==> flow/design.v (excerpt) <==
module ULA_LCD(clk, rst, rs, rw, en, dados, SOMA, SUBT, MULT, IGUAL, A, B, sinalA, sinalB);
	input [7:0] A;
	input [7:0] B;
	input sinalA;
	input sinalB;
	input SOMA;
	input SUBT;
	input MULT;
	input IGUAL;
	output en;
	output rw;
	output rs;
	output [7:0] dados;
	input clk;
	input rst;
	reg rs;
	reg rw;
	reg en;
	reg [7:0] dados;
	reg [21:0] c45;
	reg [21:0] c5;
	reg [21:0] c25;
	integer c1;
	reg flag45;
	reg flag5;
	reg flag2meio;
	reg [9:0] est2;
	reg flagbt1;
	reg flagbt2;
	reg flagbt3;
	reg flagbt4;
	reg flag_rst;
	reg [31:0] estado;
	reg subest;
	reg [5:0] charPos;
	reg [1:0] operacao;
	reg menos;
	reg [7:0] Alinha;
	reg [7:0] Blinha;
	reg menosA;
	reg menosB;
	reg menosR;
	parameter T45 = 2250, T5 = 250, T25 = 125;
	parameter clear = 1, opSOMA=1, opSUBT=2, opMULT=3, opIGUAL=4, skipLn=192, WAIT=10, WRITE=11, DEFAULT=6;
	reg [21:0] n45, n5, n25;
	reg nf45, nf5, nf25;
	always @(posedge clk) begin
		n45 = c45; n5 = c5; n25 = c25;
		nf45 = flag45; nf5 = flag5; nf25 = flag2meio;
    	if(flag_rst) begin
        	n45 = 0;
        	n25 = 0;
        	n5 = 0;
        	nf5 = 0;
        	nf45 = 0;
  ...
export LEC_CHECK = 0
export ABC_AREA = 1
export CAP_MARGIN = 30
export CELL_PAD_IN_SITES_DETAIL_PLACEMENT = 0
export CELL_PAD_IN_SITES_GLOBAL_PLACEMENT = 0
export CORE_ASPECT_RATIO = 0.59
export CORE_MARGIN = 8
export CORE_UTILIZATION = 52
export CTS_CLUSTER_SIZE = 61
export GPL_ROUTABILITY_DRIVEN = 1
export GPL_TIMING_DRIVEN = 0
export HOLD_SLACK_MARGIN = 0.12
export MAX_ROUTING_LAYER = met4
export PLACE_DENSITY_LB_ADDON = 0.19
export SLEW_MARGIN = 10
export TNS_END_PERCENT = 100
create_clock -name core_clock -period 173.0 [get_ports {clk}]
run.sh (not shown) runs the stock make flow with config.mk's settings and CLKGATE_MAP_FILE=.
Rerun with:
ABC_AREA = not set   (was 1)
CAP_MARGIN = 20   (was 30)
CELL_PAD_IN_SITES_DETAIL_PLACEMENT = not set   (was 0)
CELL_PAD_IN_SITES_GLOBAL_PLACEMENT = not set   (was 0)
CORE_ASPECT_RATIO = not set   (was 0.59)
CORE_MARGIN = 2   (was 8)
CORE_UTILIZATION = 65   (was 52)
CTS_CLUSTER_SIZE = not set   (was 61)
GPL_ROUTABILITY_DRIVEN = not set   (was 1)
GPL_TIMING_DRIVEN = not set   (was 0)
HOLD_SLACK_MARGIN = not set   (was 0.12)
PLACE_DENSITY_LB_ADDON = not set   (was 0.19)
SLEW_MARGIN = 20   (was 10)
TNS_END_PERCENT = not set   (was 100)
clock period = 90.9 ns   (was 173.0 ns; I/O delays follow)
The changed run ran to the end with violations: negative setup slack.
Setup slack gets worse by 57000 ps.
Via count goes down by about 8%.
Cell area decreases by 3.2%.
Clock skew rose by 14 ps.
Critical path depth falls by 68.
First-iteration DRC count came out lower by about 5%.
Synthesized cell count drops by about 30%.
Area after synthesis is lower by 11%.

---

build 92:
Starting RTL as in the previous note.
Settings: LEC_CHECK=0, ABC_AREA=1, CAP_MARGIN=20, CELL_PAD_IN_SITES_DETAIL_PLACEMENT=0, CELL_PAD_IN_SITES_GLOBAL_PLACEMENT=1, CORE_ASPECT_RATIO=0.59, CORE_MARGIN=8, CORE_UTILIZATION=52, CTS_CLUSTER_SIZE=61, GPL_ROUTABILITY_DRIVEN=1, GPL_TIMING_DRIVEN=0, HOLD_SLACK_MARGIN=0.12, MAX_ROUTING_LAYER=met4, SLEW_MARGIN=10, TNS_END_PERCENT=100; clock period 173.0 ns.
What build 93 does differently from build 92 at the input level:
- CTS_CLUSTER_SIZE: 61 -> unset
- CELL_PAD_IN_SITES_DETAIL_PLACEMENT: 0 -> unset
- MAX_ROUTING_LAYER: met4 -> unset
- CORE_MARGIN: 8 -> 2
- TNS_END_PERCENT: 100 -> unset
- HOLD_SLACK_MARGIN: 0.12 -> unset
- SLEW_MARGIN: 10 -> 20
- GPL_ROUTABILITY_DRIVEN: 1 -> unset
- CORE_UTILIZATION: 52 -> 71
- GPL_TIMING_DRIVEN: 0 -> unset
- CORE_ASPECT_RATIO: 0.59 -> unset
- ABC_AREA: 1 -> unset
- CELL_PAD_IN_SITES_GLOBAL_PLACEMENT: 1 -> unset
- the clock period (ns, I/O delays scaled along): 173.0 -> 126.0
==> results <==
Build 93 against build 92: area added between synthesis and finish shows a reduction of 2.3 points, global-route usage shows an increase of 7.9 points, number of cells on the worst reg-to-reg path shows a reduction of 82.
Of build 93 and build 92, build 92 shows the higher number of antenna violations at the first check in global routing, with build 93 below it.
Of the two values seen for worst-path cell with the longest stage delay, sky130_fd_sc_hd__clkdlybuf4s50_1 was produced by build 93 and sky130_fd_sc_hd__nor2_1 by build 92.
Against build 92 as the reference, build 93 delivers a lower critical path depth.
Input changes introduced in build 98 (baseline for comparison: build 93):
- CORE_UTILIZATION changed from 71 to 13
--- outcome ---
- Compared to build 93, build 98 has placed wire-length estimate about 7% higher.
- Between build 98 and build 93, it is build 98 whose number of vias per cell is lower, by 2.7.
- Sequential share of layout area (build 98 over build 93): decrease, 0.62 points

---

Setup of alpha:
ULA_LCD again, from the RTL that the note above started with.
clock: 63.4 ns
lec_check: 0
abc_area: 1
cap_margin: 20
core_margin: 2
core_utilization: 71
cts_cluster_diameter: 208
cts_cluster_size: 20
slew_margin: 20
alpha: aborted in global routing (tool error)
--- input diff alpha..beta ---
Settings: removing CTS_CLUSTER_DIAMETER (formerly 208); removing ABC_AREA (formerly 1); removing CTS_CLUSTER_SIZE (formerly 20); changing CORE_UTILIZATION from 71 to 57; changing the clock period (ns, I/O delays scaled along) from 63.4 to 95.6.
==> comparison <==
Looking at the reports, beta completed the entire flow and the layout it produced met the timing, design-rule and antenna checks.
Compared with alpha, post-place instance area in beta decreased by more than 10%.
[compare] base=alpha new=beta: area of the synthesized netlist per yosys stat lost 7200 µm², multiplexer share of the synthesized area picked up an extra 4.5 points, register share after synthesis picked up an extra 0.72 points, post-synthesis instance area lost 7200 µm².
Relative to alpha, area of the placeable core increased by about 11% in beta.
beta vs alpha: post-CTS setup buffer count down in beta
The die area of beta is higher than that of alpha.
Changes in gamma relative to beta:
Settings: CORE_UTILIZATION changed from 57 to 50; the clock period (ns, I/O delays scaled along) changed from 95.6 to 63.4.
[summary]
- Tally of clock buffers in the finished layout: gamma lower than beta
- For gamma, the highest metal layer used by the detailed router was met5, unlike beta, where it was met4.
- The area after synthesis on beta is in line with that on gamma.
- Lower number of nets in the finished design was reported by beta, not gamma.
- gamma ran in full, but the layout does not pass; the checks complain about negative setup slack.
